==> inputs of onyx <==
## CLOCK_TOP
module CLOCK_TOP( 
	   SEG0, SEG1, SEG2, SEG3, SEG4, SEG5, SEG6, SEG7, LED, BUZ_OUT,
	   CLK50M, KEY1, KEY2, KEY3, SW0, SW1, SW2, SW3, SW4, SW5, KNOCK,
	   SENSOR, ROT_A, ROT_B
	   );
   input CLK50M, KEY1, KEY2, KEY3, SW0, SW1, SW2, SW3, SW4, SW5, KNOCK, SENSOR, ROT_A, ROT_B;
   output [6:0] SEG0, SEG1, SEG2, SEG3, SEG4, SEG5, SEG6, SEG7;
   output [17:0] LED;
   output 	 BUZ_OUT;
   wire 	 CLK1K, CLK10K, EN1K, EN10K, CLEAN_KEY1, CLEAN_KEY2, CLEAN_KEY3, CLEAN_SW1, CLEAN_SW2, CLEAN_SW3, CLEAN_SW4, CLEAN_SW5, ALARM, FIRE_ALARM, FIRE_VALID, PWM_ACT, FIRE_BUZ, KNOCK_LED_BUZ;
   wire [7:0] 	 SEC, MIN, HOUR, DAY;
   wire [7:0] 	 SEC_SET, MIN_SET, HOUR_SET, DAY_SET;
   wire [7:0] 	 SW_SEC, SW_MIN, SW_HOUR, SW_DAY;
   assign BUZ_OUT = (FIRE_VALID) ? FIRE_BUZ : KNOCK_LED_BUZ;
   GENCLK1K
     UGENCLK1K
       ( 
	.RSTN				(SW0),
	.CLK1K				(CLK1K),
	.EN1K				(EN1K),
	.CLK50M				(CLK50M));
   GENCLK10K
     UGENCLK10K
       ( 
	.RSTN					(SW0),
	.CLK10K				(CLK10K),
	.EN10K				(EN10K),
	.CLK50M				(CLK50M));
   DEBOUNCE #(.SET(1'b1))
   UDEBOUNCE_KEY1
     ( 
      .KEY_OUT				(CLEAN_KEY1),
      .KEY_IN				(KEY1),
      .RSTN				(SW0),
      .CLK				(CLK50M),
      .EN1K				(EN1K));
   DEBOUNCE #(.SET(1'b1))
   UDEBOUNCE_KEY2
     ( 
      .KEY_OUT				(CLEAN_KEY2),
      .KEY_IN				(KEY2),
      .RSTN				(SW0),
      .CLK				(CLK50M),
      .EN1K				(EN1K));
   DEBOUNCE #(.SET(1'b1))
   UDEBOUNCE_KEY3
     ( 
      .KEY_OUT				(CLEAN_KEY3),
  ...
clock: 4.62 ns
lec_check: 0
abc_area: 1
cap_margin: 20
core_margin: 2
core_utilization: 72
place_density_lb_addon: 0.04
setup_slack_margin: 1.31
slew_margin: 20
run.sh (not shown) runs the stock make flow with config.mk's settings and CLKGATE_MAP_FILE=.
==> yarrow (differences from onyx) <==
- ABC_AREA: 1 -> default
- CORE_UTILIZATION: 72 -> 61
- PLACE_DENSITY_LB_ADDON: 0.04 -> default
- SETUP_SLACK_MARGIN: 1.31 -> default
==> flow/constraint.sdc (replaced) <==
create_clock -name core_clock -period 8.72 [get_ports {CLK50M}]
set_input_delay 1.7440 -clock core_clock [delete_from_list [all_inputs] [get_ports {CLK50M}]]
set_output_delay 1.7440 -clock core_clock [all_outputs]
set_load 0.01 [all_outputs]
==> zinc (differences from onyx) <==
- CORE_UTILIZATION: 72 -> 62
- PLACE_DENSITY_LB_ADDON: 0.04 -> default
- SETUP_SLACK_MARGIN: 1.31 -> default
==> flow/constraint.sdc (replaced) <==
create_clock -name core_clock -period 15.3 [get_ports {CLK50M}]
set_input_delay 3.0600 -clock core_clock [delete_from_list [all_inputs] [get_ports {CLK50M}]]
set_output_delay 3.0600 -clock core_clock [all_outputs]
set_load 0.01 [all_outputs]
==> qor summary <==
item                                                         yarrow        onyx        zinc
Result of the run                  no timing/DRC/antenna violations  no timing/DRC/antenna violations  no timing/DRC/antenna violations
Sequential Power                                            1.46 mW     2.74 mW    0.829 mW
Fraction of synthesized cell area in xor and xnor cells       4.48%       4.94%       4.94%
Comb pwr share                                                 1.2%        1.3%        1.2%
Post-synthesis compound-gate area fraction                    20.0%       12.0%       12.0%
Logic area                                               10600 um^2  12200 um^2  11200 um^2
Tool Warnings                                                    72          72          70
Effective utilization at floorplan                            62.3%       72.7%       62.4%
Number of clock buffer instances in the layout                   54          49          50
Net switching fraction of the power                           21.1%       21.6%       21.2%
Internal portion of total power                             2.38 mW     4.47 mW     1.38 mW
Grt met1 use                                                  37.2%       48.6%       37.6%
Remaining max-slew budget at the tightest pin                 33.4%       23.2%       34.7%

========
==> job 9648: inputs <==
CLOCK_TOP again, from the RTL that the note above started with.
Settings: LEC_CHECK=0, ABC_AREA=0, CAP_MARGIN=30, CORE_ASPECT_RATIO=1.86, CORE_MARGIN=9, CORE_UTILIZATION=32, CTS_CLUSTER_SIZE=93, HOLD_SLACK_MARGIN=0.16, MAX_ROUTING_LAYER=met5, MIN_ROUTING_LAYER=met1, PLACE_DENSITY=0.39, SETUP_SLACK_MARGIN=0.86, SLEW_MARGIN=20, TNS_END_PERCENT=10; clock period 12.3 ns.
==> job 4959 (differences from job 9648) <==
- ABC_AREA: 0 -> 1
- CORE_ASPECT_RATIO: 1.86 -> not set
- CORE_MARGIN: 9 -> 3
- CORE_UTILIZATION: 32 -> 67
- HOLD_SLACK_MARGIN: 0.16 -> not set
- MAX_ROUTING_LAYER: met5 -> met4
- PLACE_DENSITY: 0.39 -> not set
- TNS_END_PERCENT: 10 -> 65
==> flow/constraint.sdc (replaced) <==
create_clock -name core_clock -period 7.25 [get_ports {CLK50M}]
set_input_delay 1.4500 -clock core_clock [delete_from_list [all_inputs] [get_ports {CLK50M}]]
set_output_delay 1.4500 -clock core_clock [all_outputs]
set_load 0.01 [all_outputs]
==> results <==
metric	job 9648	job 4959
Status	no timing/DRC/antenna violations	no timing/DRC/antenna violations
Count of plain and timing-repair buffers in the layout	107	100
Wire length on met3	1.56 mm	2.56 mm
DR vias	15900	19700
Register share of the cell area	35.9%	34.0%
Synth Cell Area	19200 µm²	20800 µm²
Logic depth of the worst register-to-register path	9	13
Ratio of final minimum period to clock period	55.8%	73.3%
Area fraction in and, or, nand and nor cells	19.8%	32.0%
Final design instance area without fill	22000 µm²	23200 µm²
Post-Place Worst Slack	5.94 ns	2.50 ns
Post-DP HPWL	37.5 mm	34.7 mm
GRT met1 Usage	16.8%	39.1%
Tally of clock buffers in the finished layout	63	53
Required time of the worst setup path	9.84 ns	5.80 ns
Power of the sequential group	1.03 mW	1.75 mW
Clock skew	0.0157 ns	0.0141 ns
Non-clock inverter count in the final layout	81	365
Total wire length after detailed routing	53.6 mm	49.6 mm
Internal	1.70 mW	2.89 mW
Power is estimated from default activity; no workload was simulated.
